==> 03-23 <==
Design boron_dec, start of the top module:
module boron_dec (
    input  clk, rst, start, input [63:0] plain_text, input [79:0] master_key,
    output reg done, output reg [63:0] cipher_text
);
    parameter IDLE = 3'b000, KEYGEN = 3'b011, ROUND = 3'b001;
    reg [2:0] reg_sm_main;
    reg [4:0] reg_round_counter;
    reg [63:0] reg_plaintext;
    wire [63:0] reg_nextplaintext;
    reg [79:0] reg_key;
    wire [79:0] reg_nextkey, dec_reg_nextkey;
    key_scheduler ks(.clk(clk), .rst(rst), .round_counter(reg_round_counter), .i_ks_oldkey(reg_key), .o_ks_newkey(reg_nextkey));
    dec_key_scheduler dks(.clk(clk), .rst(rst), .round_counter(reg_round_counter), .i_ks_oldkey(reg_key), .o_ks_newkey(dec_reg_nextkey));
    dec_add_round_key ark(.i_ark_cipher(reg_plaintext), .i_ark_key(dec_reg_nextkey[63:0]), .o_ark_msg(reg_nextplaintext));
    always @(posedge clk ) begin
        if(!rst) begin
            reg_sm_main <= IDLE;
            done <= 1'b0;
        end
        else begin
            done <= 1'b0;
            case (reg_sm_main)
                IDLE:  
                    if(start) begin
                        reg_plaintext <= plain_text;
                        reg_key <= master_key;
                        reg_sm_main <= KEYGEN;
                        reg_round_counter <= 5'd1;
                    end
                    else
                        reg_sm_main <= IDLE;
  ...
Settings: LEC_CHECK=0, ABC_AREA=0, CAP_MARGIN=20, CELL_PAD_IN_SITES_DETAIL_PLACEMENT=2, CORE_ASPECT_RATIO=0.58, CORE_MARGIN=9, CORE_UTILIZATION=29, CTS_CLUSTER_DIAMETER=170, GPL_ROUTABILITY_DRIVEN=0, GPL_TIMING_DRIVEN=1, MAX_ROUTING_LAYER=met5, MIN_ROUTING_LAYER=met1, PLACE_DENSITY_LB_ADDON=0.03, SETUP_SLACK_MARGIN=0.43, SLEW_MARGIN=20, TNS_END_PERCENT=50; clock period 5.76 ns.
run.sh (not shown) runs the stock make flow with config.mk's settings and CLKGATE_MAP_FILE=.
==> 05-28 (differences from 03-23) <==
ABC_AREA = not set   (was 0)
CELL_PAD_IN_SITES_DETAIL_PLACEMENT = not set   (was 2)
CORE_ASPECT_RATIO = not set   (was 0.58)
CORE_MARGIN = 2   (was 9)
CORE_UTILIZATION = 69   (was 29)
CTS_CLUSTER_DIAMETER = 31   (was 170)
CTS_CLUSTER_SIZE = 50   (was not set)
GPL_ROUTABILITY_DRIVEN = not set   (was 0)
GPL_TIMING_DRIVEN = not set   (was 1)
HOLD_SLACK_MARGIN = -0.09   (was not set)
MAX_ROUTING_LAYER = not set   (was met5)
MIN_ROUTING_LAYER = not set   (was met1)
PLACE_DENSITY_LB_ADDON = not set   (was 0.03)
SETUP_SLACK_MARGIN = not set   (was 0.43)
TNS_END_PERCENT = not set   (was 50)
==> flow/constraint.sdc (replaced) <==
create_clock -name core_clock -period 3.73 [get_ports {clk}]
set_input_delay 0.7460 -clock core_clock [delete_from_list [all_inputs] [get_ports {clk}]]
set_output_delay 0.7460 -clock core_clock [all_outputs]
set_load 0.01 [all_outputs]
==> 11-02 (differences from 03-23) <==
CORE_ASPECT_RATIO = 0.63   (was 0.58)
CORE_UTILIZATION = 20   (was 29)
CTS_CLUSTER_DIAMETER = 351   (was 170)
GPL_ROUTABILITY_DRIVEN = 1   (was 0)
HOLD_SLACK_MARGIN = 0.16   (was not set)
MAX_ROUTING_LAYER = met4   (was met5)
PLACE_DENSITY_LB_ADDON = 0.2   (was 0.03)
TNS_END_PERCENT = 25   (was 50)
==> impl_metrics.py <==
# Physical implementation metrics
metrics = {
    "floorplan": {
        "die_height_um": 234,
        "fp_util": 0.204,
        "die_x_um": 360,
    },
    "place": {
        "pre_cts_slack_ns": 1.63,
        "hpwlAfterDp_mm": 47.3,
    },
    "layout": {
        "final_area_sq_um": 18900,
        "seq_share": 0.347,
    },
    "global_routing": {
        "gr-usage-met3": 0.0237,
        "grt_util_met1": 0.203,
    },
    "status": {
        "status": "no timing/DRC/antenna violations",
    },
    "worst_setup_path": {
        "crit_family": "buffers and inverters",
        "crit_fanout": 43,
    },
    "pwr": {
        "intPower_mw": 3.73,
    },
}
[end of results for 11-02]
==> impl_metrics.py <==
# Physical implementation metrics
metrics = {
    "floorplan": {
        "die_x_um": 314,
        "die_height_um": 190,
    },
    "layout": {
        "final_area_sq_um": 18400,
        "seq_share": 0.356,
    },
    "worst_setup_path": {
        "crit_family": "buffers and inverters",
        "crit_fanout": 27,
    },
    "global_routing": {
        "gr-usage-met3": 0.0298,
    },
    "place": {
        "hpwlAfterDp_mm": 42.7,
        "pre_cts_slack_ns": 1.46,
    },
    "status": {
        "status": "no timing/DRC/antenna violations",
    },
    "detailed_routing": {
        "routed_wl_mm": 56.5,
    },
}
[end of results for 03-23]
==> impl_metrics.py <==
# Physical implementation metrics
metrics = {
    "layout": {
        "final_area_sq_um": 18800,
        "seq_share": 0.350,
    },
    "global_routing": {
        "gr-usage-met3": 0.0818,
        "grt_util_met1": 0.529,
    },
    "floorplan": {
        "fp_util": 0.702,
        "die_x_um": 150,
    },
    "status": {
        "status": "no timing/DRC/antenna violations",
    },
    "worst_setup_path": {
        "crit_family": "XOR/XNOR gates",
        "crit_fanout": 6,
    },
    "pwr": {
        "intPower_mw": 7.12,
    },
    "place": {
        "pre_cts_slack_ns": 0.381,
        "hpwlAfterDp_mm": 30.0,
    },
}
[end of results for 05-28]
Power and IR drop assume default switching activity.
